$ cat flow/config.mk
export PLATFORM = sky130hd
export DESIGN_NAME = LSTM
export DESIGN_NICKNAME = LSTM
export VERILOG_FILES = /design/flow/design.v
export SDC_FILE = /design/flow/constraint.sdc
export NUM_CORES = 4
export LEC_CHECK = 0
export ABC_AREA = 0
export CAP_MARGIN = 20
export CELL_PAD_IN_SITES_DETAIL_PLACEMENT = 1
export CELL_PAD_IN_SITES_GLOBAL_PLACEMENT = 2
export CORE_MARGIN = 2
export CORE_UTILIZATION = 47
export CTS_CLUSTER_DIAMETER = 368
export CTS_CLUSTER_SIZE = 70
export GPL_ROUTABILITY_DRIVEN = 0
export HOLD_SLACK_MARGIN = -0.07
export MIN_ROUTING_LAYER = met1
export SLEW_MARGIN = 20
$ cat flow/run.sh
#!/bin/bash
# the make line also repeats each setting of config.mk as NAME=value (left out here)
make -C /OpenROAD-flow-scripts/flow DESIGN_CONFIG=/design/flow/config.mk WORK_HOME=/design/flow/orfs CLKGATE_MAP_FILE= finish
$ cat flow/design.v
module FA(inputA, inputB, outputY, Cin, Cout);
 input inputA;
 input inputB;
 input Cin;
 output Cout;
 output outputY;
 wire c1, c2, c3, a1;
 xor g1(a1, inputA, inputB);
 xor g2(outputY, Cin, a1);
 and g3(c1, inputA,inputB);
 and g4(c2, inputA, Cin);
 and g5(c3, inputB, Cin);
 or  g6(Cout, c1, c2, c3);
endmodule  
module FA8(inputA,inputB,outputY,Cin,Co);
 input [7:0]inputA;
 input [7:0]inputB;
 input Cin;
 output Co;
 output [7:0]outputY;
 wire [6:0]Cout;
FA i1(inputA[0], inputB[0], outputY[0], Cin, Cout[0]);
FA i2(inputA[1], inputB[1], outputY[1], Cout[0], Cout[1]);
FA i3(inputA[2], inputB[2], outputY[2], Cout[1], Cout[2]);
FA i4(inputA[3], inputB[3], outputY[3], Cout[2], Cout[3]);
FA i5(inputA[4], inputB[4], outputY[4], Cout[3], Cout[4]);
FA i6(inputA[5], inputB[5], outputY[5], Cout[4], Cout[5]);
FA i7(inputA[6], inputB[6], outputY[6], Cout[5], Cout[6]);
FA i8(inputA[7], inputB[7], outputY[7], Cout[6], Co);
endmodule
module mult8 (out, a, b);
	output [7:0] out;
	input  [7:0] a;
	input  [7:0] b;
        wire  [15:0] out1;
	assign out1 = a * b;
        assign out=out1[11:4];
endmodule
module SigmoidROM(out, add, CS, read);
output[7:0] out;
input[7:0] add;
input CS,read;
reg [7:0] out;
reg [7:0] rom;
always @(*)
begin
case(add)
8'd0: rom = 8'd255;
8'd1: rom = 8'd254;
8'd2: rom = 8'd253;
8'd3: rom = 8'd252;
8'd4: rom = 8'd251;
8'd5: rom = 8'd250;
8'd6: rom = 8'd249;
8'd7: rom = 8'd248;
8'd8: rom = 8'd247;
8'd9: rom = 8'd246;
8'd10: rom = 8'd245;
8'd11: rom = 8'd244;
8'd12: rom = 8'd243;
8'd13: rom = 8'd242;
8'd14: rom = 8'd241;
8'd15: rom = 8'd240;
8'd16: rom = 8'd239;
8'd17: rom = 8'd238;
8'd18: rom = 8'd237;
8'd19: rom = 8'd236;
8'd20: rom = 8'd235;
8'd21: rom = 8'd234;
8'd22: rom = 8'd233;
8'd23: rom = 8'd232;
8'd24: rom = 8'd231;
8'd25: rom = 8'd230;
8'd26: rom = 8'd229;
8'd27: rom = 8'd228;
8'd28: rom = 8'd227;
8'd29: rom = 8'd226;
8'd30: rom = 8'd225;
8'd31: rom = 8'd224;
8'd32: rom = 8'd223;
8'd33: rom = 8'd222;
8'd34: rom = 8'd221;
8'd35: rom = 8'd220;
8'd36: rom = 8'd219;
8'd37: rom = 8'd218;
8'd38: rom = 8'd217;
8'd39: rom = 8'd216;
8'd40: rom = 8'd215;
8'd41: rom = 8'd214;
8'd42: rom = 8'd213;
8'd43: rom = 8'd212;
8'd44: rom = 8'd211;
8'd45: rom = 8'd210;
8'd46: rom = 8'd209;
8'd47: rom = 8'd208;
8'd48: rom = 8'd207;
8'd49: rom = 8'd206;
8'd50: rom = 8'd205;
8'd51: rom = 8'd204;
8'd52: rom = 8'd203;
8'd53: rom = 8'd202;
8'd54: rom = 8'd201;
8'd55: rom = 8'd200;
8'd56: rom = 8'd199;
8'd57: rom = 8'd198;
8'd58: rom = 8'd197;
8'd59: rom = 8'd196;
8'd60: rom = 8'd195;
8'd61: rom = 8'd194;
8'd62: rom = 8'd193;
8'd63: rom = 8'd192;
8'd64: rom = 8'd191;
8'd65: rom = 8'd190;
8'd66: rom = 8'd189;
8'd67: rom = 8'd188;
8'd68: rom = 8'd187;
8'd69: rom = 8'd186;
8'd70: rom = 8'd185;
8'd71: rom = 8'd184;
8'd72: rom = 8'd183;
8'd73: rom = 8'd182;
8'd74: rom = 8'd181;
8'd75: rom = 8'd180;
8'd76: rom = 8'd179;
8'd77: rom = 8'd178;
8'd78: rom = 8'd177;
8'd79: rom = 8'd176;
8'd80: rom = 8'd175;
8'd81: rom = 8'd174;
8'd82: rom = 8'd173;
8'd83: rom = 8'd172;
8'd84: rom = 8'd171;
8'd85: rom = 8'd170;
8'd86: rom = 8'd169;
8'd87: rom = 8'd168;
8'd88: rom = 8'd167;
8'd89: rom = 8'd166;
8'd90: rom = 8'd165;
8'd91: rom = 8'd164;
8'd92: rom = 8'd163;
8'd93: rom = 8'd162;
8'd94: rom = 8'd161;
8'd95: rom = 8'd160;
8'd96: rom = 8'd159;
8'd97: rom = 8'd158;
8'd98: rom = 8'd157;
8'd99: rom = 8'd156;
8'd100: rom = 8'd155;
8'd101: rom = 8'd154;
8'd102: rom = 8'd153;
8'd103: rom = 8'd152;
8'd104: rom = 8'd151;
8'd105: rom = 8'd150;
8'd106: rom = 8'd149;
8'd107: rom = 8'd148;
8'd108: rom = 8'd147;
8'd109: rom = 8'd146;
8'd110: rom = 8'd145;
8'd111: rom = 8'd144;
8'd112: rom = 8'd143;
8'd113: rom = 8'd142;
8'd114: rom = 8'd141;
8'd115: rom = 8'd140;
8'd116: rom = 8'd139;
8'd117: rom = 8'd138;
8'd118: rom = 8'd137;
8'd119: rom = 8'd136;
8'd120: rom = 8'd135;
8'd121: rom = 8'd134;
8'd122: rom = 8'd133;
8'd123: rom = 8'd132;
8'd124: rom = 8'd131;
8'd125: rom = 8'd130;
8'd126: rom = 8'd129;
8'd127: rom = 8'd128;
8'd128: rom = 8'd127;
8'd129: rom = 8'd126;
8'd130: rom = 8'd125;
8'd131: rom = 8'd124;
8'd132: rom = 8'd123;
8'd133: rom = 8'd122;
8'd134: rom = 8'd121;
8'd135: rom = 8'd120;
8'd136: rom = 8'd119;
8'd137: rom = 8'd118;
8'd138: rom = 8'd117;
8'd139: rom = 8'd116;
8'd140: rom = 8'd115;
8'd141: rom = 8'd114;
8'd142: rom = 8'd113;
8'd143: rom = 8'd112;
8'd144: rom = 8'd111;
8'd145: rom = 8'd110;
8'd146: rom = 8'd109;
8'd147: rom = 8'd108;
8'd148: rom = 8'd107;
8'd149: rom = 8'd106;
8'd150: rom = 8'd105;
8'd151: rom = 8'd104;
8'd152: rom = 8'd103;
8'd153: rom = 8'd102;
8'd154: rom = 8'd101;
8'd155: rom = 8'd100;
8'd156: rom = 8'd99;
8'd157: rom = 8'd98;
8'd158: rom = 8'd97;
8'd159: rom = 8'd96;
8'd160: rom = 8'd95;
8'd161: rom = 8'd94;
8'd162: rom = 8'd93;
8'd163: rom = 8'd92;
8'd164: rom = 8'd91;
8'd165: rom = 8'd90;
8'd166: rom = 8'd89;
8'd167: rom = 8'd88;
8'd168: rom = 8'd87;
8'd169: rom = 8'd86;
8'd170: rom = 8'd85;
8'd171: rom = 8'd84;
8'd172: rom = 8'd83;
8'd173: rom = 8'd82;
8'd174: rom = 8'd81;
8'd175: rom = 8'd80;
8'd176: rom = 8'd79;
8'd177: rom = 8'd78;
8'd178: rom = 8'd77;
8'd179: rom = 8'd76;
8'd180: rom = 8'd75;
8'd181: rom = 8'd74;
8'd182: rom = 8'd73;
8'd183: rom = 8'd72;
8'd184: rom = 8'd71;
8'd185: rom = 8'd70;
8'd186: rom = 8'd69;
8'd187: rom = 8'd68;
8'd188: rom = 8'd67;
8'd189: rom = 8'd66;
8'd190: rom = 8'd65;
8'd191: rom = 8'd64;
8'd192: rom = 8'd63;
8'd193: rom = 8'd62;
8'd194: rom = 8'd61;
8'd195: rom = 8'd60;
8'd196: rom = 8'd59;
8'd197: rom = 8'd58;
8'd198: rom = 8'd57;
8'd199: rom = 8'd56;
8'd200: rom = 8'd55;
8'd201: rom = 8'd54;
8'd202: rom = 8'd53;
8'd203: rom = 8'd52;
8'd204: rom = 8'd51;
8'd205: rom = 8'd50;
8'd206: rom = 8'd49;
8'd207: rom = 8'd48;
8'd208: rom = 8'd47;
8'd209: rom = 8'd46;
8'd210: rom = 8'd45;
8'd211: rom = 8'd44;
8'd212: rom = 8'd43;
8'd213: rom = 8'd42;
8'd214: rom = 8'd41;
8'd215: rom = 8'd40;
8'd216: rom = 8'd39;
8'd217: rom = 8'd38;
8'd218: rom = 8'd37;
8'd219: rom = 8'd36;
8'd220: rom = 8'd35;
8'd221: rom = 8'd34;
8'd222: rom = 8'd33;
8'd223: rom = 8'd32;
8'd224: rom = 8'd31;
8'd225: rom = 8'd30;
8'd226: rom = 8'd29;
8'd227: rom = 8'd28;
8'd228: rom = 8'd27;
8'd229: rom = 8'd26;
8'd230: rom = 8'd25;
8'd231: rom = 8'd24;
8'd232: rom = 8'd23;
8'd233: rom = 8'd22;
8'd234: rom = 8'd21;
8'd235: rom = 8'd20;
8'd236: rom = 8'd19;
8'd237: rom = 8'd18;
8'd238: rom = 8'd17;
8'd239: rom = 8'd16;
8'd240: rom = 8'd15;
8'd241: rom = 8'd14;
8'd242: rom = 8'd13;
8'd243: rom = 8'd12;
8'd244: rom = 8'd11;
8'd245: rom = 8'd10;
8'd246: rom = 8'd9;
8'd247: rom = 8'd8;
8'd248: rom = 8'd7;
8'd249: rom = 8'd6;
8'd250: rom = 8'd5;
8'd251: rom = 8'd4;
8'd252: rom = 8'd3;
8'd253: rom = 8'd2;
8'd254: rom = 8'd1;
8'd255: rom = 8'd0;
default: rom = 8'd0;
endcase
end
always @(posedge CS)
begin
if(read==1)
out<=rom;
else
out<=0;
end
endmodule
module LSTM(clk, Of, En, Ci, Cip, In, Ui, Uf, Uk, Uo, Wi, Wk, Wf, Wo, Vo, Bi, Bo, Bf, Bk, PrevH, Cout, Hout);
 input clk, En, Cip; 
 input [7:0] In, Ci, Ui, Uf, Uk;
 input [7:0] Uo, Wi, Wk, Wf, Wo;
 input [7:0] Vo, Bi, Bo, Bf, Bk;
 input [7:0]           PrevH;
 output [7:0] Cout, Hout;
 output Of;
 wire [7:0] m1, m2, m3, m4;
 wire [7:0] m5, m7, m8;
 wire [7:0] m9, m10, m11, m12;
 wire [7:0] m13, m14, m15, m16;
 wire [7:0] i1, f1, k1, o1;
 wire [7:0] It, Ft, Kt, t1;
 wire [10:0] Cin;
 mult8 ins1(m1, In, Wi); 
 mult8 ins2(m2, PrevH, Ui);
 FA8   ins3(m1, m2, m3, Cip, Cin[0]);
 FA8   ins4(m3, Bi, i1,Cin[0], Cin[1]);
 SigmoidROM sg1(It, i1, clk, En);
 mult8 ins5(m4, In, Wf); 
 mult8 ins6(t1, In, Wf);
 FA8   ins7(t1, m4, m5, Cin[1], Cin[2]);
 FA8   ins8(t1, Bi, f1, Cin[2], Cin[3]);
 SigmoidROM sg2(Ft, f1, clk, En);
 mult8 ins9(m7, In, Wk); 
 mult8 ins10(m8, PrevH, Uk);
 FA8   ins11(m7, m8, m9, Cin[3], Cin[4]);
 FA8   ins12(m9, Bk, k1, Cin[4], Cin[5]);
 SigmoidROM sg3(Kt, k1, clk, En);
 FA8   ins13(It, Kt, m10,Cin[5], Cin[6]);
 FA8   ins14(Ft, Ci, m11, Cin[6], Cin[7]);
 FA8   ins15(m10, m11, Cout, Cin[7], Cin[8]);
 mult8 ins16(m12, In, Wo); 
 mult8 ins17(m13, PrevH, Uo);
 mult8 ins18(m14, Ci, Vo);
 FA8   ins19(m12, m13, m15, Cin[8], Cin[9]);
 FA8   ins21(m14, Bo, m16, Cin[9], Cin[10]);
 FA8   ins22(m16, m15, o1, Cin[10], Of);
 SigmoidROM sg4(Hout, o1, clk, En);
 endmodule
$ cat flow/constraint.sdc
create_clock -name core_clock -period 65.7 [get_ports {clk}]
set_input_delay 13.1400 -clock core_clock [delete_from_list [all_inputs] [get_ports {clk}]]
set_output_delay 13.1400 -clock core_clock [all_outputs]
set_load 0.01 [all_outputs]
==> results.cfg, run 1 <==
; physical design summary
[timing]
fin_setup_tns_ns = 0
worst_pin_slew_ns = 0.937
period_minus_slack_ns = 55.71
hold_violations = 0
fmax_mhz = 17.9
finalClockPeriodUsage_pct = 84.8
worst_hold_slack_ns = 1.56
setup_ws_ns = 9.99
finalSetupViolCount = 0
rsz0062_at_grt = no
fin_skew_ns = 0.00459
max_slew_margin_pct = 37.4
slew_viol_final = 0

[worst_setup_path]
cp_slowest_cell = clkdlybuf4s50_1
crit_type = input pin to output pin
rr_worst_depth = 56
path_delay_family = adder cells
path_max_fanout = 32
setup.worst_path.start_class = input pin
rr_endpoint = sg4.out[7]
reg2reg_slack_ns = 47.57
max_stage_delay_ns = 0.53
crit_start = In[2]
rr_startpoint = sg1.out[0]
path_common_cell = fa_1
critPathBufInv = 16
crit_path_end_kind = output pin
worstSetupPathDepth = 99
cp.arrival_ns = 42.57
cp_data_required_time_ns = 52.56
crit_end = Of

[place]
io_buffers = 131
hpwl_mm = 32.6
placed_cell_area_um2 = 17500
dp_slack_ns = 9.98

[logic_synthesis]
synth-async-reset-ratio_pct = 0
common_cells = 397 x inv_1, 335 x fa_1, 252 x and2_1, 207 x nand2_1, 160 x ha_1
ys_seq_share_pct = 4.08
simple_gate_share_pct = 18.4
ys_ff = 32
synth_cells = 1755
ys.flop_type = dfxtp_1
syn_nets = 2381
yosys_area_um2 = 15700
top_cell_area_share_pct = 42.7
syn_avg_cell_area_um2 = 8.94
aoi_share_pct = 4.87
area_leaders = fa_1 43%, ha_1 13%, and2_1 10%
yosysCellCount = 1755
top_logic_kind = adder cells
edf_count = 0
adder_share_pct = 55.5
yosys.area.top_type = fa_1
syn_area_um2 = 15700
synthXorXnorAreaFrac_pct = 6.31
yosys_warnings = 1
synth.mux.area_fraction_pct = 0
yosysMostFrequentCell = inv_1
ys_types = 40

[grt]
grt_max_degree = 34
grt_usage_pct = 24.2
grt_pass1_vias = 13809
antenna_found_initial = 1
grt_pass1_wl_mm = 68.6
grt_remaining_overflow = 0

[hold_path]
hold-path-endpoint = sg4.out[1]
worstHoldPathCells = 7
worstHoldStart = sg2.out[7]
worst_hold_path_type = register to register

[finish]
syn2layout_area_growth_pct = 12.3
final_area_um2 = 17600
layout.nets = 2485
n_fill_cell = 3863

[cts]
cts_setup_buffers = 0
cts_tree = done
cts_buffer_depth = 2
clock_latency_ns = 0.28
clk_pin_slew_worst_paths_ns = 0.05
cts_resized = 0
cts.htree.levels = 2
cts.sinks = 32
numCtsBuffers = 5
cts_hold_buffers = 0
root_buffer = clkbuf_16

[routing]
drt-initial-drc-count = 311
wl_per_cell_um = 17.1
route.detailed.drc = 0
vias_per_cell = 5.07
dr.pass1.iters = 4
vias = 11672
ant_nets = 0
wl_mm = 39.4

[die]
chipArea_um2 = 34900
row_count = 66
coreArea_um2 = 32700
die_h_um = 187
core_util_floorplan_pct = 48.0
die_x_um = 187
io_pins = 148

[status]
status = no timing/DRC/antenna violations

[job]
tool_warnings = 44
drv_cap = 0
-- through the flow --
step	cells	util [%]
floorplan	1755	-
global placement	2294	53.4
detailed placement	2294	53.4
CTS	2302	53.9
global route	2303	53.9
finish	2303	53.9
-- metal layers --
metal | global-route usage (%) | wire length, um | vias to the layer above
met2 | 45.1 | 20500 | 128
li1 | - | - | 5425
met3 | 2.37 | 1110 | 27
met5 | 0 | 0 | -
met4 | 4.30 | 515 | 0
met1 | 30.6 | 17300 | 6092
-- area by class of cell --
type / count / area (um2) / share of cell area, %
clock buffers: 5 / 125 / 0.710
repair buffers: 146 / 1420 / 8.08
inverters: 397 / 1490 / 8.45
well taps: 442 / 553 / 3.14
diodes: 1 / 2.50 / 0.0142
clock inverters: 3 / 42.5 / 0.241
flip-flops and latches: 32 / 641 / 3.63
multi-input cells: 1277 / 13300 / 75.7
==> run 2: changes to the inputs <==
Settings changed: ABC_AREA 0 to not set, CELL_PAD_IN_SITES_DETAIL_PLACEMENT 1 to 2, CORE_UTILIZATION 47 to 15, CTS_CLUSTER_DIAMETER 368 to not set, CTS_CLUSTER_SIZE 70 to not set, GPL_ROUTABILITY_DRIVEN 0 to not set, GPL_TIMING_DRIVEN set to 1, HOLD_SLACK_MARGIN -0.07 to not set, MAX_ROUTING_LAYER set to met4, MIN_ROUTING_LAYER met1 to not set, PLACE_DENSITY_LB_ADDON set to 0.14, SETUP_SLACK_MARGIN set to 1.35.
Clock period 65.7 ns to 25.1 ns, I/O delays scaled along.
==> results.cfg, run 2 <==
; physical design summary
[status]
status = finished with violations
violatedChecks = setup timing

[worst_setup_path]
setup.worst_path.start_class = input pin
crit_start = In[5]
max_stage_delay_ns = 0.57
crit_path_end_kind = output pin
worstSetupPathDepth = 97
path_max_fanout = 4
cp_slowest_cell = fa_1
rr_worst_depth = 56
cp_data_required_time_ns = 20.08
reg2reg_slack_ns = 9.34
rr_startpoint = sg1.out[0]
path_delay_family = adder cells
path_common_cell = fa_2
cp.arrival_ns = 29.77
crit_end = Of
rr_endpoint = sg4.out[7]
critPathBufInv = 15
crit_type = input pin to output pin

[job]
drv_cap = 0
tool_warnings = 45

[cts]
cts_hold_buffers = 0
root_buffer = clkbuf_16
numCtsBuffers = 5
cts.htree.levels = 2
cts_buffer_depth = 2
clock_latency_ns = 0.29
cts.sinks = 32
cts_tree = done
clk_pin_slew_worst_paths_ns = 0.06

[routing]
ant_nets = 0
dr.pass1.iters = 4
wl_mm = 55.2
drt-initial-drc-count = 215
antenna_cells = 0
vias_per_cell = 3.60
vias = 12083
route.detailed.drc = 0
wl_per_cell_um = 16.4

[logic_synthesis]
yosys_area_um2 = 15700
common_cells = 397 x inv_1, 335 x fa_1, 252 x and2_1, 207 x nand2_1, 160 x ha_1
edf_count = 0
area_leaders = fa_1 43%, ha_1 13%, and2_1 10%
top_logic_kind = adder cells
ys_seq_share_pct = 4.08
ys.flop_type = dfxtp_1
synth-async-reset-ratio_pct = 0
yosysCellCount = 1755
synth_cells = 1755
simple_gate_share_pct = 18.4
yosys.area.top_type = fa_1
synth.mux.area_fraction_pct = 0
syn_nets = 2381
top_cell_area_share_pct = 42.7
syn_area_um2 = 15700
yosys_warnings = 1
yosysMostFrequentCell = inv_1
syn_avg_cell_area_um2 = 8.94
ys_types = 40
ys_ff = 32
adder_share_pct = 55.5
synthXorXnorAreaFrac_pct = 6.31
aoi_share_pct = 4.87

[grt]
grt_max_degree = 33
grt_usage_pct = 10.9
grt_pass1_wl_mm = 87.3
grt_remaining_overflow = 0
antenna_found_initial = 1
grt_pass1_vias = 14980

[place]
dp_cells = 3344
gp_congestion = 0.771
dp_slack_ns = -11.33
io_buffers = 131
hpwl_mm = 48.4

[timing]
finalSetupViolCount = 17
finalClockPeriodUsage_pct = 139
hold_violations = 0
worst_hold_slack_ns = 1.62
rsz0062_at_grt = yes
fin_skew_ns = 0.0117
worst_pin_slew_ns = 1.09
setup_ws_ns = -9.69
slew_viol_final = 0
fmax_mhz = 28.7
fin_setup_tns_ns = -50.72
max_slew_margin_pct = 27.1
period_minus_slack_ns = 34.79

[finish]
layout.nets = 2606
logic_area_um2 = 13700
ff_latch_area_um2 = 641
final_cells = 3361
syn2layout_area_growth_pct = 28.2
n_fill_cell = 11899

[die]
chipArea_um2 = 107000
die_h_um = 327
core_util_floorplan_pct = 15.1
die_x_um = 327
io_pins = 148
row_count = 118
coreArea_um2 = 104000

[hold_path]
worstHoldStart = sg2.out[7]
hold-path-endpoint = sg4.out[1]
worst_hold_path_type = register to register
worstHoldPathCells = 7
## run 2: routing by layer
metal	wire length, um	track usage (%)	vias to the layer above
met3	751	0.497	22
met2	29000	20.0	98
li1	-	-	5663
met5	0	-	-
met1	24800	13.4	6300
met4	699	1.62	0
## run 2: final cells by class
class	count	share of cell area, %
timing repair buffer	267	11.9
sequential	32	3.18
clock buffer	5	0.622
multi-input combinational	1277	68.1
inverter	397	7.44
clock inverter	3	0.211
tap	1380	8.58
## run 2: stage by stage
| stage | util (%) | area [um2] |
|---|---|---|
| floorplan | - | 16000 |
| global placement | 19.0 | 19700 |
| detailed placement | 19.0 | 19700 |
| CTS | 19.3 | 20000 |
| global route | 19.4 | 20100 |
| finish | 19.4 | 20100 |
## run 2: timing repair
item	CTS	global route
pin swaps	47	10
buffers inserted	3	6
resized	172	17
gates cloned	0	0
setup endpoints to repair	17	17
==> run 3: changes to the inputs <==
Settings changed: CELL_PAD_IN_SITES_DETAIL_PLACEMENT 2 to not set, CELL_PAD_IN_SITES_GLOBAL_PLACEMENT 2 to 1, CORE_ASPECT_RATIO set to 0.62, CORE_UTILIZATION 15 to 68, CTS_CLUSTER_SIZE set to 31, GPL_ROUTABILITY_DRIVEN set to 0, GPL_TIMING_DRIVEN 1 to not set, HOLD_SLACK_MARGIN set to 0.14, MAX_ROUTING_LAYER met4 to not set, PLACE_DENSITY_LB_ADDON 0.14 to not set, SETUP_SLACK_MARGIN 1.35 to not set, SLEW_MARGIN 20 to 30, TNS_END_PERCENT set to 80.
Clock period 25.1 ns to 45.0 ns, I/O delays scaled along.
==> results.cfg, run 3 <==
; physical design summary
[status]
status = no timing/DRC/antenna violations

[worst_setup_path]
cp_data_required_time_ns = 36.00
rr_worst_depth = 56
critPathBufInv = 17
rr_startpoint = sg1.out[0]
max_stage_delay_ns = 0.51
crit_type = input pin to output pin
crit_path_end_kind = output pin
crit_end = Of
cp.arrival_ns = 35.23
cp_slowest_cell = fa_1
crit_start = In[2]
path_max_fanout = 7
worstSetupPathDepth = 99
setup.worst_path.start_class = input pin
path_common_cell = fa_2
rr_endpoint = sg4.out[7]
reg2reg_slack_ns = 28.62
path_delay_family = adder cells

[logic_synthesis]
area_leaders = fa_1 43%, ha_1 13%, and2_1 10%
aoi_share_pct = 4.87
common_cells = 397 x inv_1, 335 x fa_1, 252 x and2_1, 207 x nand2_1, 160 x ha_1
syn_avg_cell_area_um2 = 8.94
edf_count = 0
ys.flop_type = dfxtp_1
adder_share_pct = 55.5
yosysCellCount = 1755
synth.mux.area_fraction_pct = 0
synth_cells = 1755
syn_area_um2 = 15700
synthXorXnorAreaFrac_pct = 6.31
yosysMostFrequentCell = inv_1
yosys_warnings = 1
yosys.area.top_type = fa_1
ys_types = 40
synth-async-reset-ratio_pct = 0
ys_seq_share_pct = 4.08
ys_ff = 32
top_logic_kind = adder cells
yosys_area_um2 = 15700
top_cell_area_share_pct = 42.7
simple_gate_share_pct = 18.4
syn_nets = 2381

[routing]
dr.pass1.iters = 5
vias = 11884
route.detailed.drc = 0
antenna_cells = 0
vias_per_cell = 5.43
ant_nets = 0
wl_per_cell_um = 16.7
drt-initial-drc-count = 710
wl_mm = 36.5

[grt]
grt_usage_pct = 32.0
grt_pass1_vias = 12370
grt_pass1_wl_mm = 61.2
antenna_found_initial = 1
grt_remaining_overflow = 0
grt_max_degree = 33

[timing]
worst_pin_slew_ns = 0.799
finalSetupViolCount = 0
finalClockPeriodUsage_pct = 98.3
fin_skew_ns = 0.00501
period_minus_slack_ns = 44.23
setup_ws_ns = 0.772
fmax_mhz = 22.6
hold_violations = 0
worst_hold_slack_ns = 1.60
max_slew_margin_pct = 46.6
slew_viol_final = 0

[job]
drv_cap = 0
tool_warnings = 45

[cts]
numCtsBuffers = 5
cts_hold_buffers = 0
root_buffer = clkbuf_16
cts.sinks = 32
cts_buffer_depth = 2
clock_latency_ns = 0.28
cts.htree.levels = 2
cts_tree = done
clk_pin_slew_worst_paths_ns = 0.05

[finish]
layout.nets = 2521
final_cells = 2188
fin_util_pct = 79.5
syn2layout_area_growth_pct = 14.0
final_area_um2 = 17900

[die]
die_x_um = 197
die_h_um = 124
core_util_floorplan_pct = 69.8
coreArea_um2 = 22500
io_pins = 148
row_count = 43
chipArea_um2 = 24300

[place]
dp_cells = 2177
io_buffers = 131
placed_cell_area_um2 = 17500
hpwl_mm = 30.3
dp_slack_ns = -2.05

[hold_path]
worstHoldStart = sg2.out[7]
worstHoldPathCells = 7
hold-path-endpoint = sg4.out[1]
worst_hold_path_type = register to register
run 3: timing repair:
action,in CTS,in global routing
pin swaps,14,28
setup endpoints to repair,1,1
resized,75,14
setup buffers,1,2
run 3: per-layer routing:
| layer | GRT usage, % | wire [um] |
|---|---|---|
| met4 | 3.99 | 281 |
| met3 | 5.12 | 2780 |
| met5 | 0 | 0 |
| met1 | 46.9 | 16600 |
| met2 | 52.5 | 16800 |
run 3: cell type report:
class	instances	area, um2
clock buffer	6	139
multi-input combinational	1277	13500
tap	292	365
fill	1502	4600
timing repair buffer	182	1690
inverter	397	1490
sequential	32	641
clock inverter	2	15.0
run 3: per-stage QoR:
stage / TNS (ns)
after floorplan: 0
after global placement: -1.63
after detailed placement: -2.05
after CTS: 0
after global routing: -0.0737
final: 0
==> run 4: changes to the inputs <==
Settings changed: ABC_AREA set to 1, CELL_PAD_IN_SITES_GLOBAL_PLACEMENT 1 to not set, CORE_ASPECT_RATIO 0.62 to not set, CTS_CLUSTER_DIAMETER set to 393, CTS_CLUSTER_SIZE 31 to 100, GPL_ROUTABILITY_DRIVEN 0 to not set, HOLD_SLACK_MARGIN 0.14 to not set, PLACE_DENSITY set to 0.38, SLEW_MARGIN 30 to 20, TNS_END_PERCENT 80 to 20.
Clock period 45.0 ns to 19.1 ns, I/O delays scaled along.
==> results.cfg, run 4 <==
; physical design summary
[worst_setup_path]
reg2reg_slack_ns = 3.22
crit_path_end_kind = output pin
path_max_fanout = 5
max_stage_delay_ns = 0.58
cp_slowest_cell = fa_1
setup.worst_path.start_class = input pin
path_delay_family = adder cells
crit_end = Of
cp_data_required_time_ns = 15.28
rr_startpoint = sg1.out[0]
rr_worst_depth = 57
crit_start = Wf[2]
cp.arrival_ns = 28.57
path_common_cell = fa_2
rr_endpoint = sg4.out[7]
crit_type = input pin to output pin
worstSetupPathDepth = 100
critPathBufInv = 16

[cts]
numCtsBuffers = 5
cts.sinks = 32
cts_buffer_depth = 2
cts_tree = done
cts.htree.levels = 2
clk_pin_slew_worst_paths_ns = 0.05
cts_hold_buffers = 0
clock_latency_ns = 0.28
root_buffer = clkbuf_16

[grt]
grt_max_degree = 27
grt_pass1_vias = 16099
grt_pass1_wl_mm = 71.2
antenna_found_initial = 0
grt_usage_pct = 33.2
grt_remaining_overflow = 0

[routing]
ant_nets = 0
vias_per_cell = 5.11
wl_mm = 41.2
route.detailed.drc = 0
drt-initial-drc-count = 868
wl_per_cell_um = 14.2
vias = 14841
dr.pass1.iters = 6
antenna_cells = 0

[logic_synthesis]
yosys_warnings = 1
ys.flop_type = dfxtp_1
synth_cells = 2377
syn_area_um2 = 17100
syn_avg_cell_area_um2 = 7.18
synthXorXnorAreaFrac_pct = 2.36
edf_count = 0
syn_nets = 3003
adder_share_pct = 51.0
aoi_share_pct = 2.19
common_cells = 754 x inv_1, 696 x nand2_1, 335 x fa_1, 160 x ha_1, 85 x nand3_1
yosys_area_um2 = 17100
ys_ff = 32
synth-async-reset-ratio_pct = 0
yosysMostFrequentCell = inv_1
ys_types = 34
synth.mux.area_fraction_pct = 0
simple_gate_share_pct = 21.6
ys_seq_share_pct = 3.75
area_leaders = fa_1 39%, inv_1 17%, nand2_1 15%
top_logic_kind = adder cells
yosysCellCount = 2377
top_cell_area_share_pct = 39.3
yosys.area.top_type = fa_1

[timing]
finalClockPeriodUsage_pct = 170
setup_ws_ns = -13.29
slew_viol_final = 0
fmax_mhz = 30.9
fin_skew_ns = 0.00460
finalSetupViolCount = 17
worst_pin_slew_ns = 0.474
max_slew_margin_pct = 68.3
hold_violations = 0
worst_hold_slack_ns = 1.54
period_minus_slack_ns = 32.39
rsz0062_at_grt = yes

[die]
core_util_floorplan_pct = 69.8
row_count = 57
io_pins = 148
die_x_um = 162
coreArea_um2 = 24500
chipArea_um2 = 26400
die_h_um = 162

[hold_path]
hold-path-endpoint = sg4.out[1]
worstHoldStart = sg2.out[7]
worstHoldPathCells = 8
worst_hold_path_type = register to register

[job]
drv_cap = 0
tool_warnings = 47

[finish]
syn2layout_area_growth_pct = 17.2
final_area_um2 = 20000
layout.nets = 3206

[status]
status = finished with violations
violatedChecks = setup timing

[place]
gp_congestion = 0.887
placed_cell_area_um2 = 19700
io_buffers = 131
hpwl_mm = 35.0
-- run 4: layout make-up --
| class | instances | area, um2 |
|---|---|---|
| well taps | 324 | 405 |
| repair buffers | 283 | 2480 |
| clock buffers | 6 | 129 |
| inverters | 758 | 2850 |
| fillers | 1746 | 4450 |
| clock inverters | 2 | 35.0 |
| multi-input cells | 1500 | 13500 |
| flip-flops and latches | 32 | 641 |
-- run 4: per-stage QoR --
step / setup WS (ns) / setup TNS (ns) / util, % / instances
3_3_place_gp: -14.03 / -139.91 / 80.5 / 2894
3_5_place_dp: -14.56 / -147.60 / 80.5 / 2894
2_1_floorplan: -12.57 / -120.58 / - / 2377
4_1_cts: -13.24 / -119.40 / 81.6 / 2904
6_report: -13.29 / -120.30 / 81.8 / 2905
5_1_grt: -13.94 / -129.53 / 81.8 / 2905
-- run 4: routing by layer --
metal | GRT usage, % | vias up | wire length [um]
met5 | 0 | - | 0
met4 | 9.98 | 0 | 1080
met3 | 4.28 | 101 | 2480
met2 | 61.6 | 459 | 21300
met1 | 40.4 | 7165 | 16400
li1 | - | 7116 | -
-- run 4: repair_timing --
action,in CTS,in global routing
pin swaps,52,4
setup buffers,2,1
endpoints found under the setup margin,17,17
gates resized,156,14
==> run 5: changes to the inputs <==
Settings changed: ABC_AREA 1 to not set, CORE_ASPECT_RATIO set to 1.5, CORE_MARGIN 2 to 8, CORE_UTILIZATION 68 to 59, CTS_CLUSTER_DIAMETER 393 to not set, GPL_ROUTABILITY_DRIVEN set to 0, PLACE_DENSITY 0.38 to not set, TNS_END_PERCENT 20 to 5.
Clock period 19.1 ns to 45.0 ns, I/O delays scaled along.
==> results.cfg, run 5 <==
; physical design summary
[worst_setup_path]
cp.arrival_ns = 35.00
setup.worst_path.start_class = input pin
max_stage_delay_ns = 0.50
path_common_cell = fa_2
rr_startpoint = sg1.out[0]
rr_worst_depth = 56
worstSetupPathDepth = 98
reg2reg_slack_ns = 28.65
cp_data_required_time_ns = 36.00
path_max_fanout = 3
rr_endpoint = sg4.out[7]
crit_path_end_kind = output pin
crit_end = Of
crit_start = Wf[7]
cp_slowest_cell = clkdlybuf4s50_1
path_delay_family = adder cells
critPathBufInv = 16
crit_type = input pin to output pin

[timing]
fmax_mhz = 22.7
max_slew_margin_pct = 45.1
rsz0062_at_grt = no
period_minus_slack_ns = 44.00
slew_viol_final = 0
worst_pin_slew_ns = 0.822
finalClockPeriodUsage_pct = 97.8
fin_setup_tns_ns = 0
hold_violations = 0
fin_skew_ns = 0.00329
finalSetupViolCount = 0

[hold_path]
worstHoldStart = sg2.out[7]
hold-path-endpoint = sg4.out[0]
worstHoldPathCells = 7
worst_hold_path_type = register to register

[logic_synthesis]
yosys.area.top_type = fa_1
synth-async-reset-ratio_pct = 0
aoi_share_pct = 4.87
syn_area_um2 = 15700
common_cells = 397 x inv_1, 335 x fa_1, 252 x and2_1, 207 x nand2_1, 160 x ha_1
ys.flop_type = dfxtp_1
yosysMostFrequentCell = inv_1
adder_share_pct = 55.5
ys_types = 40
ys_seq_share_pct = 4.08
yosys_area_um2 = 15700
area_leaders = fa_1 43%, ha_1 13%, and2_1 10%
top_logic_kind = adder cells
top_cell_area_share_pct = 42.7
syn_nets = 2381
yosys_warnings = 1
simple_gate_share_pct = 18.4
edf_count = 0
synth_cells = 1755
ys_ff = 32
yosysCellCount = 1755
synthXorXnorAreaFrac_pct = 6.31
synth.mux.area_fraction_pct = 0
syn_avg_cell_area_um2 = 8.94

[routing]
ant_nets = 0
met1_length_mm = 14.2
vias_per_cell = 5.28
wl_per_cell_um = 16.3
routed.top_layer = met4
dr.pass1.iters = 4
wl_mm = 36.3
vias = 11781
wl_met3_mm = 1.20
dr_wl_met2_mm = 20.0
drt-initial-drc-count = 311
route.detailed.drc = 0

[job]
tool_warnings = 44
drv_cap = 0

[finish]
n_fill_cell = 2250
syn2layout_area_growth_pct = 14.3
layout.nets = 2519
fin_util_pct = 68.2

[grt]
grt_usage_pct = 24.2
grt_pass1_vias = 13641
grt_pass1_wl_mm = 63.4
grt_remaining_overflow = 0
grt_max_degree = 33
antenna_found_initial = 1

[die]
chipArea_um2 = 32200
coreArea_um2 = 26300
die_h_um = 216
row_count = 73
die_x_um = 149
core_util_floorplan_pct = 59.7
io_pins = 148

[cts]
clk_pin_slew_worst_paths_ns = 0.05
root_buffer = clkbuf_16
cts_hold_buffers = 0
cts.htree.levels = 2
clock_latency_ns = 0.28
cts_tree = done
cts.sinks = 32
cts_setup_buffers = 0
cts_buffer_depth = 2
numCtsBuffers = 5

[place]
io_buffers = 131
hpwl_mm = 30.8

[status]
status = no timing/DRC/antenna violations
==> run 5: area by class of cell <==
| class | count | area, um2 | share of cell area, % |
|---|---|---|---|
| clock buffer | 5 | 125 | 0.698 |
| timing repair buffer | 180 | 1670 | 9.32 |
| clock inverter | 3 | 42.5 | 0.237 |
| multi-input combinational | 1277 | 13500 | 75.5 |
| sequential | 32 | 641 | 3.57 |
| tap | 337 | 422 | 2.35 |
| antenna | 1 | 2.50 | 0.0140 |
| inverter | 397 | 1490 | 8.31 |
==> run 5: stage by stage <==
stage / cells / setup slack (ns) / hold WS [ns] / instance area, um2
5_1_grt: 2232 / 0.00597 / 1.71 / 17900
3_3_place_gp: 2223 / -1.66 / 1.54 / 17600
4_1_cts: 2231 / 0.0401 / 1.64 / 17900
2_1_floorplan: 1755 / 0.320 / 1.39 / 15700
3_5_place_dp: 2223 / -1.95 / 1.59 / 17600
6_report: 2232 / 1.00 / 1.62 / 17900
==> run 5: what timing repair did <==
item / 4_1_cts / 5_1_grt
gates resized: 72 / 21
pin swaps: 9 / 25
setup endpoints to repair: 1 / 1
==> run 5: metal layers <==
layer	global-route usage [%]	vias to the layer above
met5	0	-
met1	27.3	6027
met3	2.07	62
li1	-	5494
met4	7.26	0
met2	46.6	198
==> run 6: changes to the inputs <==
Settings changed: ABC_AREA set to 1, CAP_MARGIN 20 to 5, CELL_PAD_IN_SITES_DETAIL_PLACEMENT set to 0, CELL_PAD_IN_SITES_GLOBAL_PLACEMENT set to 0, CORE_ASPECT_RATIO 1.5 to not set, CORE_MARGIN 8 to 2, CORE_UTILIZATION 59 to 72, CTS_CLUSTER_DIAMETER set to 231, CTS_CLUSTER_SIZE 100 to 44, GPL_ROUTABILITY_DRIVEN 0 to 1, HOLD_SLACK_MARGIN set to -0.07, MIN_ROUTING_LAYER set to met1, SETUP_SLACK_MARGIN set to 4.7, TNS_END_PERCENT 5 to 35.
Clock period 45.0 ns to 24.5 ns, I/O delays scaled along.
==> results.cfg, run 6 <==
; physical design summary
[status]
status = finished with violations
violatedChecks = setup timing

[place]
io_buffers = 131
dp_cells = 2879
gp_congestion = 0.896
hpwl_mm = 35.0

[worst_setup_path]
path_max_fanout = 4
max_stage_delay_ns = 0.53
rr_worst_depth = 57
crit_start = In[6]
crit_type = input pin to output pin
setup.worst_path.start_class = input pin
path_delay_family = adder cells
cp_data_required_time_ns = 19.60
critPathBufInv = 16
rr_endpoint = sg4.out[7]
path_common_cell = fa_2
crit_end = Of
rr_startpoint = sg1.out[0]
worstSetupPathDepth = 99
cp_slowest_cell = fa_1
reg2reg_slack_ns = 8.61
crit_path_end_kind = output pin
cp.arrival_ns = 29.66

[logic_synthesis]
top_logic_kind = adder cells
simple_gate_share_pct = 21.6
ys.flop_type = dfxtp_1
aoi_share_pct = 2.19
top_cell_area_share_pct = 39.3
area_leaders = fa_1 39%, inv_1 17%, nand2_1 15%
common_cells = 754 x inv_1, 696 x nand2_1, 335 x fa_1, 160 x ha_1, 85 x nand3_1
synth.mux.area_fraction_pct = 0
edf_count = 0
yosys_warnings = 1
yosys_area_um2 = 17100
yosysCellCount = 2377
synth_cells = 2377
ys_seq_share_pct = 3.75
syn_area_um2 = 17100
yosys.area.top_type = fa_1
ys_types = 34
syn_nets = 3003
syn_avg_cell_area_um2 = 7.18
synthXorXnorAreaFrac_pct = 2.36
yosysMostFrequentCell = inv_1
synth-async-reset-ratio_pct = 0
ys_ff = 32
adder_share_pct = 51.0

[hold_path]
worst_hold_path_type = register to register
worstHoldPathCells = 8
hold-path-endpoint = sg4.out[1]
worstHoldStart = sg2.out[7]

[die]
core_util_floorplan_pct = 73.0
chipArea_um2 = 25000
io_pins = 148
die_h_um = 158
row_count = 56
die_x_um = 158
coreArea_um2 = 23400

[timing]
hold_violations = 0
setup_ws_ns = -10.06
fmax_mhz = 28.9
period_minus_slack_ns = 34.56
worst_pin_slew_ns = 0.465
rsz0062_at_grt = yes
finalSetupViolCount = 17
fin_setup_tns_ns = -57.97
finalClockPeriodUsage_pct = 141
fin_skew_ns = 0.00464
max_slew_margin_pct = 68.9
slew_viol_final = 0

[cts]
numCtsBuffers = 5
cts_tree = done
cts.sinks = 32
clk_pin_slew_worst_paths_ns = 0.05
cts.htree.levels = 2
clock_latency_ns = 0.28
cts_buffer_depth = 2
root_buffer = clkbuf_16
cts_hold_buffers = 0

[grt]
antenna_found_initial = 0
grt_usage_pct = 34.7
grt_remaining_overflow = 0
grt_max_degree = 27
grt_pass1_wl_mm = 69.8
grt_pass1_vias = 15895

[routing]
wl_mm = 41.2
drt-initial-drc-count = 1036
route.detailed.drc = 0
vias = 14968
vias_per_cell = 5.18
dr.pass1.iters = 7
antenna_cells = 0
ant_nets = 0
wl_per_cell_um = 14.3

[finish]
n_fill_cell = 1500
final_cells = 2888
layout.nets = 3194
syn2layout_area_growth_pct = 16.4
fin_util_pct = 84.9

[job]
tool_warnings = 47
drv_cap = 0
[run 6: cell type report]
type                    instances  area, um2  area share [%]
clock buffers                   6        129           0.649
flip-flops and latches         32        641            3.22
clock inverters                 2       35.0           0.176
multi-input cells            1500      13400            67.7
well taps                     319        399            2.01
inverters                     758       2850            14.3
repair buffers                271       2370            11.9
[run 6: stage by stage]
step	area, um2	setup slack, ns	hold slack [ns]
6_report	19900	-10.06	1.55
5_1_grt	19900	-10.67	1.62
4_1_cts	19800	-10.03	1.56
3_5_place_dp	19600	-11.32	1.53
3_3_place_gp	19600	-10.76	1.52
2_1_floorplan	17300	-9.33	1.44
[run 6: per-layer routing]
layer  global-route usage, %  vias to the layer above  routed length [um]  part of all wire [%]
met4                    8.49                        0                 891                   2.2
met3                    2.98                       96                2490                   6.0
li1                        -                     7078                   -                     -
met5                       0                        -                   0                     0
met2                    65.1                      522               21400                    52
met1                    43.4                     7272               16400                    40
[run 6: timing repair]
action	4_1_cts	5_1_grt
hold endpoints to repair	0	0
gates resized	150	6
pin swaps	50	0
setup buffers	1	0
endpoints found under the setup margin	17	17
==> run 7: changes to the inputs <==
Settings changed: CAP_MARGIN 5 to 20, CORE_UTILIZATION 72 to 71, CTS_CLUSTER_DIAMETER 231 to 360, CTS_CLUSTER_SIZE 44 to 15, MAX_ROUTING_LAYER set to met4, SETUP_SLACK_MARGIN 4.7 to not set, TNS_END_PERCENT 35 to not set.
Clock period 24.5 ns to 36.6 ns, I/O delays scaled along.
==> results.cfg, run 7 <==
; physical design summary
[timing]
worst_pin_slew_ns = 0.436
fin_skew_ns = 0.00601
finalSetupViolCount = 1
max_slew_margin_pct = 70.9
slew_viol_final = 0
fmax_mhz = 24.9
rsz0062_at_grt = yes
setup_ws_ns = -3.59
hold_violations = 0
fin_setup_tns_ns = -3.59
period_minus_slack_ns = 40.19
finalClockPeriodUsage_pct = 110

[hold_path]
worstHoldPathCells = 8
worstHoldStart = sg2.out[7]
worst_hold_path_type = register to register
hold-path-endpoint = sg4.out[1]

[finish]
final_area_um2 = 19700
n_fill_cell = 1540
fin_util_pct = 83.7
layout.nets = 3184
syn2layout_area_growth_pct = 15.4

[status]
status = finished with violations
violatedChecks = setup timing

[routing]
vias = 14867
wl_met3_mm = 2.58
ant_nets = 0
dr_wl_met2_mm = 21.2
dr.pass1.iters = 7
drt-initial-drc-count = 1034
wl_per_cell_um = 14.3
met1_length_mm = 16.1
vias_per_cell = 5.17
antenna_cells = 0
wl_mm = 41.1
route.detailed.drc = 0
routed.top_layer = met4

[worst_setup_path]
worstSetupPathDepth = 100
rr_startpoint = sg1.out[0]
reg2reg_slack_ns = 20.55
crit_type = input pin to output pin
critPathBufInv = 16
path_common_cell = fa_2
crit_end = Of
crit_path_end_kind = output pin
path_max_fanout = 5
cp_data_required_time_ns = 29.28
rr_endpoint = sg4.out[7]
rr_worst_depth = 57
cp_slowest_cell = fa_1
path_delay_family = adder cells
cp.arrival_ns = 32.87
setup.worst_path.start_class = input pin
crit_start = In[5]
max_stage_delay_ns = 0.55

[grt]
grt_pass1_vias = 16532
grt_pass1_wl_mm = 72.5
grt_remaining_overflow = 0
antenna_found_initial = 1
grt_max_degree = 26
grt_usage_pct = 35.7

[die]
die_h_um = 159
io_pins = 148
die_x_um = 159
chipArea_um2 = 25300
coreArea_um2 = 23500
row_count = 56
core_util_floorplan_pct = 72.5

[logic_synthesis]
yosysMostFrequentCell = inv_1
syn_area_um2 = 17100
simple_gate_share_pct = 21.6
yosys_warnings = 1
common_cells = 754 x inv_1, 696 x nand2_1, 335 x fa_1, 160 x ha_1, 85 x nand3_1
edf_count = 0
area_leaders = fa_1 39%, inv_1 17%, nand2_1 15%
syn_nets = 3003
yosys_area_um2 = 17100
synth_cells = 2377
top_logic_kind = adder cells
syn_avg_cell_area_um2 = 7.18
ys.flop_type = dfxtp_1
ys_ff = 32
synthXorXnorAreaFrac_pct = 2.36
adder_share_pct = 51.0
ys_types = 34
yosys.area.top_type = fa_1
synth.mux.area_fraction_pct = 0
top_cell_area_share_pct = 39.3
ys_seq_share_pct = 3.75
aoi_share_pct = 2.19
synth-async-reset-ratio_pct = 0
yosysCellCount = 2377

[cts]
clk_pin_slew_worst_paths_ns = 0.05
cts_tree = done
cts.htree.levels = 2
clock_latency_ns = 0.29
numCtsBuffers = 5
root_buffer = clkbuf_16
cts.sinks = 32
cts_buffer_depth = 2
cts_hold_buffers = 0

[job]
drv_cap = 0
tool_warnings = 47

[place]
dp_slack_ns = -4.19
hpwl_mm = 34.8
placed_cell_area_um2 = 19500
gp_congestion = 0.935
io_buffers = 131
## run 7: area by class of cell
class                      count  area, um2  share of cell area, %
tap                          319        399                   2.03
multi-input combinational   1500      13400                   67.9
timing repair buffer         261       2270                   11.5
clock buffer                   5        125                  0.635
inverter                     758       2850                   14.4
clock inverter                 3       42.5                  0.216
sequential                    32        641                   3.25
## run 7: stage by stage
step                      hold slack [ns]  instances
final                                1.54       2878
after global routing                 1.65       2878
after CTS                            1.55       2878
after detailed placement             1.50       2870
after global placement               1.49       2870
after floorplan                      1.44       2377
## run 7: metal layers
layer  up-vias  GRT usage [%]
li1       7071              -
met4         0           11.7
met3       104           4.17
met2       530           63.3
met5         -              -
met1      7162           42.6
## run 7: repair_timing
action,4_1_cts,5_1_grt
endpoints found under the hold margin,0,0
setup endpoints to repair,1,1
pin swaps,11,2
buffers inserted,0,0
gates resized,28,5
==> run 8: changes to the inputs <==
Settings changed: CELL_PAD_IN_SITES_DETAIL_PLACEMENT 0 to not set, CELL_PAD_IN_SITES_GLOBAL_PLACEMENT 0 to not set, CORE_UTILIZATION 71 to 72, CTS_CLUSTER_DIAMETER 360 to 236, CTS_CLUSTER_SIZE 15 to not set, GPL_ROUTABILITY_DRIVEN 1 to not set, HOLD_SLACK_MARGIN -0.07 to not set, MAX_ROUTING_LAYER met4 to not set, MIN_ROUTING_LAYER met1 to not set, PLACE_DENSITY set to 0.81.
Clock period 36.6 ns to 44.6 ns, I/O delays scaled along.
==> results.cfg, run 8 <==
; physical design summary
[routing]
dr.pass1.iters = 8
route.detailed.drc = 0
wl_per_cell_um = 14.4
vias_per_cell = 5.23
wl_mm = 40.6
drt-initial-drc-count = 899
vias = 14680
antenna_cells = 0
ant_nets = 0

[die]
die_x_um = 158
chipArea_um2 = 25000
coreArea_um2 = 23400
core_util_floorplan_pct = 73.0
die_h_um = 158
io_pins = 148
row_count = 56

[logic_synthesis]
ys.flop_type = dfxtp_1
yosys_warnings = 1
common_cells = 754 x inv_1, 696 x nand2_1, 335 x fa_1, 160 x ha_1, 85 x nand3_1
ys_seq_share_pct = 3.75
syn_nets = 3003
area_leaders = fa_1 39%, inv_1 17%, nand2_1 15%
yosys.area.top_type = fa_1
adder_share_pct = 51.0
synth_cells = 2377
syn_avg_cell_area_um2 = 7.18
simple_gate_share_pct = 21.6
syn_area_um2 = 17100
aoi_share_pct = 2.19
top_logic_kind = adder cells
yosys_area_um2 = 17100
yosysMostFrequentCell = inv_1
synth.mux.area_fraction_pct = 0
edf_count = 0
yosysCellCount = 2377
synthXorXnorAreaFrac_pct = 2.36
top_cell_area_share_pct = 39.3
ys_ff = 32
ys_types = 34
synth-async-reset-ratio_pct = 0

[cts]
cts_tree = done
cts_buffer_depth = 2
clk_pin_slew_worst_paths_ns = 0.05
cts_hold_buffers = 0
cts.htree.levels = 2
cts.sinks = 32
clock_latency_ns = 0.28
root_buffer = clkbuf_16
numCtsBuffers = 5

[place]
io_buffers = 131
dp_cells = 2800
gp_congestion = 0.902
hpwl_mm = 32.9

[worst_setup_path]
crit_path_end_kind = output pin
path_common_cell = fa_2
cp.arrival_ns = 34.87
worstSetupPathDepth = 99
cp_data_required_time_ns = 35.68
reg2reg_slack_ns = 28.20
crit_type = input pin to output pin
crit_end = Of
path_max_fanout = 4
crit_start = Wf[7]
rr_endpoint = sg4.out[7]
cp_slowest_cell = fa_1
setup.worst_path.start_class = input pin
path_delay_family = adder cells
critPathBufInv = 16
max_stage_delay_ns = 0.51
rr_worst_depth = 57
rr_startpoint = sg1.out[0]

[finish]
logic_area_um2 = 13400
final_cells = 2809
layout.nets = 3115
syn2layout_area_growth_pct = 12.2
n_fill_cell = 1664
ff_latch_area_um2 = 641

[timing]
finalClockPeriodUsage_pct = 98.2
fmax_mhz = 22.8
period_minus_slack_ns = 43.79
hold_violations = 0
finalSetupViolCount = 0
fin_skew_ns = 0.00379
worst_pin_slew_ns = 0.744
slew_viol_final = 0
max_slew_margin_pct = 50.3

[hold_path]
hold-path-endpoint = sg4.out[1]
worstHoldStart = sg2.out[7]
worstHoldPathCells = 8
worst_hold_path_type = register to register

[grt]
antenna_found_initial = 1
grt_pass1_wl_mm = 68.5
grt_max_degree = 27
grt_pass1_vias = 15513
grt_remaining_overflow = 0
grt_usage_pct = 34.2

[job]
tool_warnings = 43
drv_cap = 0

[status]
status = no timing/DRC/antenna violations
-- run 8: through the flow --
stage / instance area [um2] / utilization (%) / worst slack [ns] / TNS, ns / hold WS [ns]
after CTS: 19100 / 81.7 / 0.0371 / 0 / 1.51
final: 19100 / 81.8 / 0.806 / 0 / 1.53
after detailed placement: 18800 / 80.4 / -2.04 / -2.04 / 1.43
after floorplan: 17100 / - / 0.314 / 0 / 1.37
after global placement: 18800 / 80.4 / -1.58 / -1.58 / 1.43
after global routing: 19100 / 81.8 / -0.00222 / -0.00222 / 1.64
-- run 8: layer usage --
| metal | wire length [um] | vias to the layer above | track usage (%) |
|---|---|---|---|
| li1 | - | 6921 | - |
| met1 | 16100 | 7145 | 42.6 |
| met2 | 20700 | 509 | 62.5 |
| met3 | 2720 | 105 | 4.24 |
| met4 | 1050 | 0 | 9.95 |
| met5 | 0 | - | 0 |
-- run 8: layout make-up --
class                   count  share of cell area [%]
multi-input cells        1500                    69.8
inverters                 758                    14.9
repair buffers            192                    9.02
flip-flops and latches     32                    3.35
well taps                 319                    2.08
clock buffers               5                   0.653
clock inverters             3                   0.222
-- run 8: what timing repair did --
| action | 4_1_cts | 5_1_grt |
|---|---|---|
| setup endpoints to repair | 1 | 1 |
| setup buffers | 1 | 0 |
| hold endpoints to repair | 0 | 0 |
| gates cloned | 0 | 0 |
| resized | 89 | 30 |
| pin swaps | 8 | 25 |
==> run 9: changes to the inputs <==
Settings changed: CAP_MARGIN 20 to 15, CTS_CLUSTER_DIAMETER 236 to 28, CTS_CLUSTER_SIZE set to 37, PLACE_DENSITY 0.81 to not set, SETUP_SLACK_MARGIN set to -1.3.
Clock period 44.6 ns to 30.4 ns, I/O delays scaled along.
==> results.cfg, run 9 <==
; physical design summary
[status]
status = finished with violations
violatedChecks = setup timing

[die]
row_count = 56
core_util_floorplan_pct = 73.0
io_pins = 148
die_x_um = 158
coreArea_um2 = 23400
chipArea_um2 = 25000
die_h_um = 158

[worst_setup_path]
crit_path_end_kind = output pin
path_max_fanout = 2
setup.worst_path.start_class = input pin
crit_end = Of
rr_worst_depth = 57
max_stage_delay_ns = 0.52
critPathBufInv = 16
rr_startpoint = sg1.out[0]
cp_slowest_cell = fa_1
cp.arrival_ns = 31.18
worstSetupPathDepth = 99
crit_type = input pin to output pin
cp_data_required_time_ns = 24.32
rr_endpoint = sg4.out[7]
crit_start = In[7]
path_common_cell = fa_2
reg2reg_slack_ns = 14.41
path_delay_family = adder cells

[finish]
fin_util_pct = 84.7
final_area_um2 = 19800
syn2layout_area_growth_pct = 16.2
layout.nets = 3195

[job]
drv_cap = 0
tool_warnings = 47

[timing]
slew_viol_final = 0
rsz0062_at_grt = yes
fmax_mhz = 26.8
finalClockPeriodUsage_pct = 123
setup_ws_ns = -6.86
period_minus_slack_ns = 37.26
fin_skew_ns = 0.00863
max_slew_margin_pct = 69.3
hold_violations = 0
worst_pin_slew_ns = 0.459
finalSetupViolCount = 4

[logic_synthesis]
ys_seq_share_pct = 3.75
yosys.area.top_type = fa_1
aoi_share_pct = 2.19
ys.flop_type = dfxtp_1
ys_ff = 32
syn_area_um2 = 17100
synth.mux.area_fraction_pct = 0
edf_count = 0
ys_types = 34
area_leaders = fa_1 39%, inv_1 17%, nand2_1 15%
top_cell_area_share_pct = 39.3
yosys_area_um2 = 17100
yosysMostFrequentCell = inv_1
top_logic_kind = adder cells
syn_nets = 3003
syn_avg_cell_area_um2 = 7.18
synthXorXnorAreaFrac_pct = 2.36
simple_gate_share_pct = 21.6
synth_cells = 2377
yosysCellCount = 2377
common_cells = 754 x inv_1, 696 x nand2_1, 335 x fa_1, 160 x ha_1, 85 x nand3_1
synth-async-reset-ratio_pct = 0
adder_share_pct = 51.0
yosys_warnings = 1

[routing]
drt-initial-drc-count = 914
antenna_cells = 0
vias_per_cell = 5.20
wl_per_cell_um = 14.3
vias = 15017
dr.pass1.iters = 7
wl_mm = 41.4
route.detailed.drc = 0
ant_nets = 0

[cts]
cts_tree = done
cts_buffer_depth = 2
numCtsBuffers = 5
cts_hold_buffers = 0
clock_latency_ns = 0.28
cts.htree.levels = 2
root_buffer = clkbuf_16
cts.sinks = 32
clk_pin_slew_worst_paths_ns = 0.06

[grt]
grt_max_degree = 27
grt_remaining_overflow = 0
antenna_found_initial = 0
grt_pass1_vias = 16147
grt_pass1_wl_mm = 71.1
grt_usage_pct = 35.5

[place]
placed_cell_area_um2 = 19600
gp_congestion = 0.895
io_buffers = 131
hpwl_mm = 34.8

[hold_path]
worst_hold_path_type = register to register
worstHoldStart = sg2.out[7]
worstHoldPathCells = 8
hold-path-endpoint = sg4.out[1]
## run 9: cell type report
| class | count | area [um2] |
|---|---|---|
| multi-input cells | 1500 | 13400 |
| fillers | 1509 | 3570 |
| inverters | 758 | 2850 |
| repair buffers | 272 | 2340 |
| flip-flops and latches | 32 | 641 |
| well taps | 319 | 399 |
| clock buffers | 6 | 129 |
| clock inverters | 2 | 35.0 |
## run 9: routing by layer
metal	vias to the layer above	track usage, %	wire length, um
met5	-	0	0
met4	0	13.2	1340
met3	126	4.08	2620
met2	547	64.4	21300
met1	7261	43.7	16100
li1	7083	-	-
## run 9: what timing repair did
item / in CTS / in global routing
setup buffers: 0 / 1
resized: 45 / 69
pin swaps: 13 / 53
endpoints found under the setup margin: 3 / 3
## run 9: stage by stage
| stage | instances | setup TNS [ns] | hold slack [ns] | setup slack (ns) |
|---|---|---|---|---|
| global placement | 2880 | -11.44 | 1.52 | -7.32 |
| detailed placement | 2880 | -16.66 | 1.53 | -7.87 |
| CTS | 2888 | -9.06 | 1.58 | -7.09 |
| finish | 2889 | -8.23 | 1.60 | -6.86 |
| global route | 2889 | -12.12 | 1.65 | -7.50 |
| floorplan | 2377 | -5.92 | 1.44 | -5.87 |
==> run 10: changes to the inputs <==
Settings changed: CAP_MARGIN 15 to 20, CORE_MARGIN 2 to 7, CORE_UTILIZATION 72 to 68, CTS_CLUSTER_DIAMETER 28 to 166, CTS_CLUSTER_SIZE 37 to 83, HOLD_SLACK_MARGIN set to 0.27, PLACE_DENSITY_LB_ADDON set to 0.14, SETUP_SLACK_MARGIN -1.3 to 5.0.
Clock period 30.4 ns to 25.4 ns, I/O delays scaled along.
==> results.cfg, run 10 <==
; physical design summary
[status]
status = finished with violations
violatedChecks = setup timing

[place]
hpwl_mm = 35.7
io_buffers = 131
gp_congestion = 0.925
dp_cells = 2881
placed_cell_area_um2 = 19600
dp_slack_ns = -10.57

[grt]
grt_usage_pct = 30.6
grt_remaining_overflow = 0
grt_max_degree = 27
grt_pass1_wl_mm = 74.1
antenna_found_initial = 0
grt_pass1_vias = 16919

[logic_synthesis]
yosys_warnings = 1
simple_gate_share_pct = 21.6
ys_seq_share_pct = 3.75
synth-async-reset-ratio_pct = 0
yosys.area.top_type = fa_1
synth.mux.area_fraction_pct = 0
edf_count = 0
top_logic_kind = adder cells
syn_area_um2 = 17100
yosysMostFrequentCell = inv_1
synth_cells = 2377
syn_nets = 3003
ys_ff = 32
aoi_share_pct = 2.19
yosys_area_um2 = 17100
syn_avg_cell_area_um2 = 7.18
synthXorXnorAreaFrac_pct = 2.36
common_cells = 754 x inv_1, 696 x nand2_1, 335 x fa_1, 160 x ha_1, 85 x nand3_1
yosysCellCount = 2377
ys.flop_type = dfxtp_1
area_leaders = fa_1 39%, inv_1 17%, nand2_1 15%
top_cell_area_share_pct = 39.3
ys_types = 34
adder_share_pct = 51.0

[finish]
syn2layout_area_growth_pct = 17.6
final_area_um2 = 20100
fin_util_pct = 82.0
final_cells = 2905
layout.nets = 3207
n_fill_cell = 1628

[cts]
cts_buffer_depth = 2
root_buffer = clkbuf_16
cts_tree = done
clk_pin_slew_worst_paths_ns = 0.06
cts.htree.levels = 2
cts.sinks = 32
numCtsBuffers = 5
clock_latency_ns = 0.28

[die]
io_pins = 148
row_count = 57
die_h_um = 172
core_util_floorplan_pct = 69.8
coreArea_um2 = 24500
chipArea_um2 = 29700
die_x_um = 172

[worst_setup_path]
crit_end = Of
path_max_fanout = 6
crit_type = input pin to output pin
cp_data_required_time_ns = 20.32
rr_startpoint = sg1.out[0]
worstSetupPathDepth = 108
rr_worst_depth = 57
cp_slowest_cell = fa_1
reg2reg_slack_ns = 9.58
path_common_cell = fa_2
crit_path_end_kind = output pin
rr_endpoint = sg4.out[7]
max_stage_delay_ns = 0.58
crit_start = Wf[2]
path_delay_family = adder cells
setup.worst_path.start_class = input pin
cp.arrival_ns = 29.83
critPathBufInv = 32

[routing]
vias = 15239
antenna_cells = 0
vias_per_cell = 5.25
dr.pass1.iters = 8
wl_per_cell_um = 14.9
route.detailed.drc = 0
ant_nets = 0
drt-initial-drc-count = 971
wl_mm = 43.3

[hold_path]
worstHoldPathCells = 8
worstHoldStart = sg2.out[7]
worst_hold_path_type = register to register
hold-path-endpoint = sg4.out[1]

[timing]
period_minus_slack_ns = 34.91
hold_violations = 0
slew_viol_final = 0
max_slew_margin_pct = 67.7
worst_pin_slew_ns = 0.482
fin_skew_ns = 0.00672
finalClockPeriodUsage_pct = 137
setup_ws_ns = -9.51
rsz0062_at_grt = yes
finalSetupViolCount = 17
fmax_mhz = 28.6

[job]
tool_warnings = 45
drv_cap = 0
## run 10: metrics by stage
step	setup TNS (ns)	hold slack [ns]
after floorplan	-42.96	1.44
after global placement	-61.34	1.55
after detailed placement	-67.33	1.56
after CTS	-43.03	1.58
after global routing	-56.02	1.74
final	-46.55	1.66
## run 10: per-layer routing
layer	track usage [%]	vias to the layer above	wire length, um
li1	-	7112	-
met1	35.4	7321	16300
met2	56.1	613	22000
met3	3.84	193	3050
met4	13.6	0	2000
met5	0	-	0
## run 10: area by class of cell
cell class	count	area, um2	share of cell area [%]
multi-input combinational	1500	13500	67.3
inverter	758	2850	14.2
timing repair buffer	284	2520	12.5
sequential	32	641	3.19
tap	324	405	2.02
clock buffer	7	153	0.761
## run 10: what timing repair did
item / CTS / global route
setup buffers: 17 / 0
setup endpoints to repair: 17 / 17
resized: 154 / 32
endpoints found under the hold margin: 0 / 0
hold buffers: 0 / 0
pin swaps: 43 / 18
